// archon_top
module archon_top (
    input wire clk,
    input wire reset,  
    input wire [15:0] external_entropy_in,  
    input wire [7:0] analog_entropy_raw,    
    input wire [1:0] ml_predicted_action,  
    input wire ml_risk_flag_top,           
    input wire manual_lock_top,            
    input wire analog_lock_override,
    input wire analog_flush_override,
    input wire quantum_override_signal,  
    input wire [1:0] mission_profile,          
    input wire override_authentication_valid,  
    input wire [7:0] entropy_threshold_fsm,    
    output wire [3:0] cpu_debug_pc,
    output wire [15:0] cpu_debug_instr,
    output wire cpu_debug_stall,
    output wire cpu_debug_flush,
    output wire cpu_debug_lock,
    output wire [7:0] cpu_debug_fsm_entropy_log,
    output wire [2:0] cpu_debug_fsm_instr_type_log,
    output wire cpu_debug_hazard_flag,
    output wire [1:0] cpu_debug_fsm_state,
    output wire cpu_debug_shock_detected,
    output wire [1:0] cpu_debug_classified_entropy,
    output wire system_enable_fire_pulse  
);
Settings: LEC_CHECK=0, ABC_AREA=1, CAP_MARGIN=20, CORE_MARGIN=2, CORE_UTILIZATION=71, CTS_CLUSTER_SIZE=35, PLACE_DENSITY_LB_ADDON=0.06, SLEW_MARGIN=20; clock period 9.88 ns.
run.sh (not shown) runs the stock make flow with config.mk's settings and CLKGATE_MAP_FILE=.
The baseline produced a layout that fails on negative setup slack.
==> next run, changes <==
- ABC_AREA: 1 -> unset
- PLACE_DENSITY_LB_ADDON: 0.06 -> unset
- clock period: 9.88 -> 11.0 ns (I/O delays scaled with it)
- The changed run ran to the end with violations: negative setup slack
- wire length grows slightly
- clock skew shrinks by 0.0049 ns
- cell area grows by a few percent
==> next run, changes <==
- CORE_UTILIZATION: 71 -> 44
- CTS_CLUSTER_SIZE: 35 -> unset
- clock period: 11.0 -> 6.73 ns (I/O delays scaled with it)
Result:
- The changed run finished but failed the layout checks on negative setup slack
- wire length grows by 5.5%
- count of clock-buffer cells in the layout climbs by 5
- setup slack loses 2.4 ns
- final area is higher by 5.5%
- clock skew goes up by 0.011 ns
- sequential share of layout area drops by 1.6 points
- synthesized cell count does not change
==> next run, changes <==
- CORE_UTILIZATION: 44 -> 40
- SETUP_SLACK_MARGIN: unset -> 3.06
- clock period: 6.73 -> 13.1 ns (I/O delays scaled with it)
The new run finished clean.
First-iteration DRC count went up by 6.3%.
Non-clock buffer count decreases by 109.
Design area decreases by about 1.4%.
Die size increases by about 10%.
Wire length decreases by about 3%.
Register-to-register slack is better by 4.7 ns.
Clock-buffer cell count shrinks by 1.
Clock skew grows by 0.025 ns.
Worst setup slack improves by 3.4 ns.
Utilization goes down by 5.7 points.

archon_top again, from the RTL that the note above started with.
==> flow/config.mk <==
export PLATFORM = sky130hd
export DESIGN_NAME = archon_top
export DESIGN_NICKNAME = archon_top
export VERILOG_FILES = /design/flow/design.v
export SDC_FILE = /design/flow/constraint.sdc
export NUM_CORES = 4
export LEC_CHECK = 0
export ABC_AREA = 1
export CAP_MARGIN = 15
export CORE_MARGIN = 2
export CORE_UTILIZATION = 72
export CTS_CLUSTER_SIZE = 100
export SLEW_MARGIN = 20
==> flow/constraint.sdc <==
create_clock -name core_clock -period 9.88 [get_ports {clk}]
set_input_delay 1.9760 -clock core_clock [delete_from_list [all_inputs] [get_ports {clk}]]
set_output_delay 1.9760 -clock core_clock [all_outputs]
set_load 0.01 [all_outputs]
The baseline completed, yet does not pass: negative setup slack.
Edit:
--- a/flow/config.mk
+++ b/flow/config.mk
@@ -6,8 +6,6 @@
 export NUM_CORES = 4
 export LEC_CHECK = 0
-export ABC_AREA = 1
-export CAP_MARGIN = 15
+export CAP_MARGIN = 20
 export CORE_MARGIN = 2
-export CORE_UTILIZATION = 72
-export CTS_CLUSTER_SIZE = 100
+export CORE_UTILIZATION = 52
 export SLEW_MARGIN = 20
==> flow/constraint.sdc (replaced) <==
create_clock -name core_clock -period 10.1 [get_ports {clk}]
set_input_delay 2.0200 -clock core_clock [delete_from_list [all_inputs] [get_ports {clk}]]
set_output_delay 2.0200 -clock core_clock [all_outputs]
set_load 0.01 [all_outputs]
Result: The changed run finished with negative setup slack left. Setup slack got worse by 0.21 ns. Synthesized cell count fell by roughly a tenth. Non-clock buffer count rose by 17. Utilization fell by 23 points. Global-route usage fell by 11 points. Wire length rose by a few percent.
Edit:
--- a/flow/config.mk
+++ b/flow/config.mk
@@ -6,6 +6,6 @@
 export NUM_CORES = 4
 export LEC_CHECK = 0
-export CAP_MARGIN = 20
+export CAP_MARGIN = 15
 export CORE_MARGIN = 2
-export CORE_UTILIZATION = 52
+export CORE_UTILIZATION = 72
 export SLEW_MARGIN = 20
==> flow/constraint.sdc (replaced) <==
create_clock -name core_clock -period 11.0 [get_ports {clk}]
set_input_delay 2.2000 -clock core_clock [delete_from_list [all_inputs] [get_ports {clk}]]
set_output_delay 2.2000 -clock core_clock [all_outputs]
set_load 0.01 [all_outputs]
Effect: The new run produced a layout that fails on negative setup slack; die area drops by 27%; register-to-register slack gets worse by 0.49 ns; setup slack gets better by 0.49 ns; wire length climbs by 0.48%; clock-buffer cell count drops by 11; area after synthesis is unchanged; cell area drops by about 1.2%.
Edit:
--- a/flow/config.mk
+++ b/flow/config.mk
@@ -6,6 +6,6 @@
 export NUM_CORES = 4
 export LEC_CHECK = 0
-export CAP_MARGIN = 15
+export CAP_MARGIN = 20
 export CORE_MARGIN = 2
-export CORE_UTILIZATION = 72
+export CORE_UTILIZATION = 66
 export SLEW_MARGIN = 20
==> flow/constraint.sdc (replaced) <==
create_clock -name core_clock -period 13.0 [get_ports {clk}]
set_input_delay 2.6000 -clock core_clock [delete_from_list [all_inputs] [get_ports {clk}]]
set_output_delay 2.6000 -clock core_clock [all_outputs]
set_load 0.01 [all_outputs]
Outcome: The new run finished clean; worst hold slack stays flat; global-route usage drops by 4.4 points.
Edit:
--- a/flow/config.mk
+++ b/flow/config.mk
@@ -8,4 +8,4 @@
 export CAP_MARGIN = 20
 export CORE_MARGIN = 2
-export CORE_UTILIZATION = 66
+export CORE_UTILIZATION = 40
 export SLEW_MARGIN = 20
==> flow/constraint.sdc (replaced) <==
create_clock -name core_clock -period 17.8 [get_ports {clk}]
set_input_delay 3.5600 -clock core_clock [delete_from_list [all_inputs] [get_ports {clk}]]
set_output_delay 3.5600 -clock core_clock [all_outputs]
set_load 0.01 [all_outputs]
Final cell count rose by about 11%.
Via count goes down by about 2.5%.
Global-route usage shrinks by 12 points.
Non-clock buffer count came out lower by 34.
Setup slack improves by 1.0 ns.
Design area is higher by 0.85%.
Utilization falls by 28 points.
Synthesized cell count is unchanged.
Sequential share of layout area is lower by 0.25 points.
Synthesized area stays the same.
Edit:
--- a/flow/config.mk
+++ b/flow/config.mk
@@ -8,4 +8,4 @@
 export CAP_MARGIN = 20
 export CORE_MARGIN = 2
-export CORE_UTILIZATION = 40
+export CORE_UTILIZATION = 52
 export SLEW_MARGIN = 20
==> flow/constraint.sdc (replaced) <==
create_clock -name core_clock -period 9.88 [get_ports {clk}]
set_input_delay 1.9760 -clock core_clock [delete_from_list [all_inputs] [get_ports {clk}]]
set_output_delay 1.9760 -clock core_clock [all_outputs]
set_load 0.01 [all_outputs]
What happened: With this change the flow ran to the end with violations: negative setup slack; area after synthesis is unchanged; via count goes up by 1.2%; critical path depth is unchanged; worst setup slack got worse by 2.5 ns; die area decreases by 23%; non-clock buffer count rises by 80; global-route usage came out higher by 5.5 points.
